==> 06-23 <==
==> flow/design.v <==
`timescale 1ns / 1ps
module cla_slice_part(g,p,a,b);
 input a, b;
 output g;  
 output p;  
 assign g = a & b;
 assign p = a ^ b;
endmodule
module CarryPropagateGenerateUnit( g,p,a,b);
	input  [15:0] a,b;
	output [15:0] g,p;
	cla_slice_part s0(g[0],p[0],a[0],b[0]);
	cla_slice_part s1(g[1],p[1],a[1],b[1]);
	cla_slice_part s2(g[2],p[2],a[2],b[2]);
	cla_slice_part s3(g[3],p[3],a[3],b[3]);
	cla_slice_part s4(g[4],p[4],a[4],b[4]);
	cla_slice_part s5(g[5],p[5],a[5],b[5]);
	cla_slice_part s6(g[6],p[6],a[6],b[6]);
	cla_slice_part s7(g[7],p[7],a[7],b[7]);
	cla_slice_part s8(g[8],p[8],a[8],b[8]);
	cla_slice_part s9(g[9],p[9],a[9],b[9]);
	cla_slice_part s10(g[10],p[10],a[10],b[10]);
	cla_slice_part s11(g[11],p[11],a[11],b[11]);
	cla_slice_part s12(g[12],p[12],a[12],b[12]);
	cla_slice_part s13(g[13],p[13],a[13],b[13]);
	cla_slice_part s14(g[14],p[14],a[14],b[14]);
	cla_slice_part s15(g[15],p[15],a[15],b[15]);
endmodule
module SixteenBitSummationUnit(sum,p,carry,cin);
  input [14:0] carry;
  input cin;
  input [15:0] p;
  output [15:0] sum;
  assign sum[0] = p[0] ^ cin;
  assign sum[1] = p[1] ^ carry[0];
  assign sum[2] = p[2] ^ carry[1];
  assign sum[3] = p[3] ^ carry[2];
  assign sum[4] = p[4] ^ carry[3];
  assign sum[5] = p[5] ^ carry[4];
  assign sum[6] = p[6] ^ carry[5];
  assign sum[7] = p[7] ^ carry[6];
  assign sum[8] = p[8] ^ carry[7];
  assign sum[9] = p[9] ^ carry[8];
  assign sum[10] = p[10] ^ carry[9];
  assign sum[11] = p[11] ^ carry[10];
  assign sum[12] = p[12] ^ carry[11];
  assign sum[13] = p[13] ^ carry[12];
  assign sum[14] = p[14] ^ carry[13];
  assign sum[15] = p[15] ^ carry[14];
endmodule
module four_bit_block_cla(P,G,carry,p,g,cin);
	input [3:0] p,g;
	input cin;
	output [2:0] carry;
	output P,G;
	assign	carry[0] = 	g[0] |
											cin & p[0];
	assign	carry[1] =  g[1] |
											g[0] & p[1] |
											cin  &  p[0] & p[1];
	assign	carry[2] =  g[2] |
											g[1] & p[2] |
											g[0] & p [1] & p[2] |
											cin  & p[0] & p[1] & p[2];
	assign	P = p[0] & p[1] & p[2] & p[3];
	assign	G = g[3] | 
							g[2] & p[3] |
							g[1] & p[2] & p[3] |
							g[0] & p[1] & p[2] & p[3];
endmodule
module cla_16_two_level(sum,cout,a,b,cin);
	input [15:0] a, b;
	input cin;
	output [15:0] sum;
	output  cout;
	wire [15:0]   g, p,carry;  
	wire [3:0]  G,P;
	assign carry[3]  = G[0] | cin & P[0];
	assign carry[7]  = G[1] | G[0] & P[1] | cin & P[0] & P[1]; 
	assign carry[11] = G[2] |
										 G[1] & P[2] |
										 G[0] & P[1] & P[2] | 
										 cin  & P[0] & P[1] & P[2];
	assign cout = G[3] |
								G[2] & P[3] |
								G[1] & P[2] & P[3] |
								G[0] & P[1] & P[2] & P[3] |
								cin   & P[0] & P[1] & P[2] & P[3];
	CarryPropagateGenerateUnit   CPGU( g,p,a,b);
	four_bit_block_cla FBBC0(P[0],G[0],carry[2:0],p[3:0],g[3:0],cin);     
	four_bit_block_cla FBBC1(P[1],G[1],carry[6:4],p[7:4],g[7:4],carry[3]);   
	four_bit_block_cla FBBC2(P[2],G[2],carry[10:8],p[11:8],g[11:8],carry[7]);
	four_bit_block_cla FBBC3(P[3],G[3],carry[14:12],p[15:12],g[15:12],carry[11]); 
	SixteenBitSummationUnit TTBSU(sum,p,carry[14:0],cin);
endmodule
`timescale 1ns / 1ps
module xnew2(
	output reg [15:0] x,
	input [15:0] x0,
	input [15:0] y,
	input cin,
	input reset,
	input stop,
	input clk
	);
	wire [15:0] sum,a,b;
	wire cout;	 
	cla_16_two_level alu(sum,cout,a,b,cin);
	assign a=x;
	assign b=cin?(~y):y;
	always @(posedge clk)
	begin
		if(reset)
		begin
			x<=x0;
		end
		else
		begin
			if(!stop)
			begin
				x<=sum;
			end
			else
			begin
				x<=x;
			end
		end
	end
endmodule
`timescale 1ns / 1ps
module ynew2(
	output reg [15:0] y,
	input [15:0] y0,
	input [15:0] x,
	input cin,
	input reset,
	input stop,
	input clk
	);
	wire [15:0] sum,a,b;
	wire cout;	 
	cla_16_two_level alu(sum,cout,a,b,cin);
	assign a=y;
	assign b=cin?(~x):x;
	always @(posedge clk)
	begin
		if(reset)
		begin
			y<=y0;
		end
		else
		begin
			if(!stop)
			begin
				y<=sum;
			end
			else
			begin
				y<=y;
			end
		end	
	end
endmodule
`timescale 1ns / 1ps
module znew2(
	output reg [15:0] z,
	output zsign,
	input [15:0] z0,
	input [15:0] zrom,
	input cin,
	input reset,
	input stop,
	input clk
	);
	wire [15:0] sum,a,b;
	wire cout;	 
	cla_16_two_level alu(sum,cout,a,b,cin);
	assign a=z;
	assign b=cin?(~zrom):zrom;
	always @(posedge clk)
	begin
		if(reset)
		begin
			z<=z0;
		end
		else
		begin
			if(!stop)
				z<=sum;
			else
				z<=z;
		end	
	end
	assign zsign=z[15];
endmodule
`timescale 1ns / 1ps
module datapathnew2(
	output [15:0] x,
	output [15:0] y,
	input [15:0] z0,
	input [3:0] i,
	input reset,
	input stop,
	input clk
	); 
	parameter xinit=16'b0010_0110_1101_1101;	 
	parameter yinit=16'b0;
	reg [15:0] zrom_q;
	wire [15:0] xval,yval,zval;
	wire [15:0] x0,y0;
	wire [15:0] z;
	wire zsign;
	always @(*)
	begin
		case(i)
			4'd0: zrom_q=16'b0011_0010_0100_0011;
			4'd1: zrom_q=16'b0001_1101_1010_1100;
			4'd2: zrom_q=16'b0000_1111_1010_1101;
			4'd3: zrom_q=16'b0000_0111_1111_0101;
			4'd4: zrom_q=16'b0000_0011_1111_1110;
			4'd5: zrom_q=16'b0000_0001_1111_1111;
			4'd6: zrom_q=16'b0000_0000_1111_1111;
			4'd7: zrom_q=16'b0000_0000_0111_1111;
			4'd8: zrom_q=16'b0000_0000_0011_1111;
			4'd9: zrom_q=16'b0000_0000_0001_1111;
			4'd10: zrom_q=16'b0000_0000_0000_1111;
			4'd11: zrom_q=16'b0000_0000_0000_0111;
			4'd12: zrom_q=16'b0000_0000_0000_0011;
			4'd13: zrom_q=16'b0000_0000_0000_0001;
			4'd14: zrom_q=16'b0;
			4'd15: zrom_q=16'b0;
			default: zrom_q=16'b0;
		endcase
	end
	xnew2 xmod(x,x0,yval,xcin,reset,stop,clk);
	ynew2 ymod(y,y0,xval,ycin,reset,stop,clk);
	znew2 zmod(z,zsign,z0,zval,zcin,reset,stop,clk);
	assign x0=xinit;
	assign y0=yinit;
	assign xval=$signed(x)>>>i;
	assign yval=$signed(y)>>>i;
	assign zval=zrom_q;
	assign xcin=zsign?1'b0:1'b1;
	assign ycin=zsign?1'b1:1'b0;
	assign zcin=zsign?1'b0:1'b1;
endmodule
`timescale 1ns / 1ps
module cordic_sincos(
	input clk,
	input rst,
	input start,
	input [15:0] z0,
	output ready,
	output reg done,
	output [15:0] x,
	output [15:0] y
	);
	reg busy;
	reg [3:0] cnt;
	wire load;
	assign ready = ~busy;
	assign load = rst | (start & ~busy);
	always @(posedge clk)
	begin
		if(rst)
		begin
			busy <= 1'b0;
			cnt <= 4'd0;
			done <= 1'b0;
		end
		else
		begin
			done <= 1'b0;
			if(!busy)
			begin
				cnt <= 4'd0;
				if(start)
					busy <= 1'b1;
			end
			else
			begin
				cnt <= cnt + 4'd1;
				if(cnt == 4'd15)
				begin
					busy <= 1'b0;
					done <= 1'b1;
				end
			end
		end
	end
	datapathnew2 dp(x,y,z0,cnt,load,~busy,clk);
endmodule
==> flow/run.sh <==
#!/bin/bash
# the make line also repeats each setting of config.mk as NAME=value (left out here)
make -C /OpenROAD-flow-scripts/flow DESIGN_CONFIG=/design/flow/config.mk WORK_HOME=/design/flow/orfs CLKGATE_MAP_FILE= finish
==> flow/config.mk <==
export PLATFORM = sky130hd
export DESIGN_NAME = cordic_sincos
export DESIGN_NICKNAME = cordic_sincos
export VERILOG_FILES = /design/flow/design.v
export SDC_FILE = /design/flow/constraint.sdc
export NUM_CORES = 4
export LEC_CHECK = 0
export ABC_AREA = 0
export CAP_MARGIN = 35
export CELL_PAD_IN_SITES_GLOBAL_PLACEMENT = 0
export CORE_ASPECT_RATIO = 0.92
export CORE_MARGIN = 2
export CORE_UTILIZATION = 66
export CTS_CLUSTER_DIAMETER = 345
export CTS_CLUSTER_SIZE = 100
export GPL_TIMING_DRIVEN = 1
export MIN_ROUTING_LAYER = met1
export PLACE_DENSITY = 0.67
export SLEW_MARGIN = 20
export TNS_END_PERCENT = 40
==> flow/constraint.sdc <==
create_clock -name core_clock -period 4.9 [get_ports {clk}]
set_input_delay 0.9800 -clock core_clock [delete_from_list [all_inputs] [get_ports {clk}]]
set_output_delay 0.9800 -clock core_clock [all_outputs]
set_load 0.01 [all_outputs]
==> inputs of 10-28, as changes to 06-23 <==
--- a/flow/config.mk
+++ b/flow/config.mk
@@ -6,15 +6,16 @@
 export NUM_CORES = 4
 export LEC_CHECK = 0
-export ABC_AREA = 0
+export ABC_AREA = 1
 export CAP_MARGIN = 35
 export CELL_PAD_IN_SITES_GLOBAL_PLACEMENT = 0
-export CORE_ASPECT_RATIO = 0.92
+export CORE_ASPECT_RATIO = 0.5
 export CORE_MARGIN = 2
-export CORE_UTILIZATION = 66
+export CORE_UTILIZATION = 46
 export CTS_CLUSTER_DIAMETER = 345
 export CTS_CLUSTER_SIZE = 100
+export GPL_ROUTABILITY_DRIVEN = 0
 export GPL_TIMING_DRIVEN = 1
 export MIN_ROUTING_LAYER = met1
-export PLACE_DENSITY = 0.67
+export PLACE_DENSITY_LB_ADDON = 0.19
 export SLEW_MARGIN = 20
 export TNS_END_PERCENT = 40
==> inputs of 02-10, as changes to 06-23 <==
==> flow/config.mk (replaced) <==
export PLATFORM = sky130hd
export DESIGN_NAME = cordic_sincos
export DESIGN_NICKNAME = cordic_sincos
export VERILOG_FILES = /design/flow/design.v
export SDC_FILE = /design/flow/constraint.sdc
export NUM_CORES = 4
export LEC_CHECK = 0
export ABC_AREA = 1
export CAP_MARGIN = 20
export CORE_MARGIN = 2
export CORE_UTILIZATION = 66
export SLEW_MARGIN = 20
==> flow/constraint.sdc (replaced) <==
create_clock -name core_clock -period 5.11 [get_ports {clk}]
set_input_delay 1.0220 -clock core_clock [delete_from_list [all_inputs] [get_ports {clk}]]
set_output_delay 1.0220 -clock core_clock [all_outputs]
set_load 0.01 [all_outputs]
==> inputs of 02-01, as changes to 06-23 <==
==> flow/config.mk (replaced) <==
export PLATFORM = sky130hd
export DESIGN_NAME = cordic_sincos
export DESIGN_NICKNAME = cordic_sincos
export VERILOG_FILES = /design/flow/design.v
export SDC_FILE = /design/flow/constraint.sdc
export NUM_CORES = 4
export LEC_CHECK = 0
export CAP_MARGIN = 20
export CORE_MARGIN = 2
export CORE_UTILIZATION = 67
export CTS_CLUSTER_DIAMETER = 29
export SLEW_MARGIN = 20
==> flow/constraint.sdc (replaced) <==
create_clock -name core_clock -period 4.04 [get_ports {clk}]
set_input_delay 0.8080 -clock core_clock [delete_from_list [all_inputs] [get_ports {clk}]]
set_output_delay 0.8080 -clock core_clock [all_outputs]
set_load 0.01 [all_outputs]
==> notes <==
- 06-23 finished clean. 02-01 finished but failed the layout checks on setup timing. 10-28 completed without violations. 02-10 produced a clean layout.
- Synthesized cell count is the same in 02-10 and 10-28.
- The highest worst setup slack belongs to 02-10, the lowest to 02-01.
- Clock skew: 06-23 > 02-10 > 02-01 > 10-28.
- Wire length: 02-01 > 10-28 > 02-10 > 06-23.
- Cell count: 10-28 > 02-10 > 02-01 > 06-23.
- Between 10-28 and 02-10, the lower register-to-register slack is in 10-28 (gap 160 ps).
==> figures <==
                                                            02-10                       10-28                      02-01                      06-23
Util after Layout                                          0.7238                      0.5228                     0.8223                     0.7416
Root buffer selected by CTS             sky130_fd_sc_hd__clkbuf_8  sky130_fd_sc_hd__clkbuf_16  sky130_fd_sc_hd__clkbuf_8  sky130_fd_sc_hd__clkbuf_8
Signal inverters                                               93                          93                         35                         35
Global-route wire length before repair              25970 microns               26810 microns              28710 microns              25240 microns
AO/OA Area Share                                           0.1561                      0.1561                     0.1604                     0.1604
Post-cts resize count                                           0                           0                         17                          0
HPWL after detailed placement                       11850 microns               11800 microns              12720 microns              11220 microns
Syn-to-layout area delta                                   7.458%                      10.02%                     20.14%                     10.26%
Met1 usage                                                 0.4416                      0.3178                     0.4827                     0.4565
Met3 Routed Length                                    844 microns                1099 microns               1329 microns               1068 microns
Result of the run                        timing/DRC/antenna clean    timing/DRC/antenna clean   finished with violations   timing/DRC/antenna clean
Layout check failures                                           -                           -               setup timing                          -
Maximum achievable frequency                            248.5 MHz                   251.6 MHz                  240.0 MHz                  216.0 MHz
Multi-input gate area                              0.004146 sq mm              0.004146 sq mm             0.004354 sq mm             0.004235 sq mm
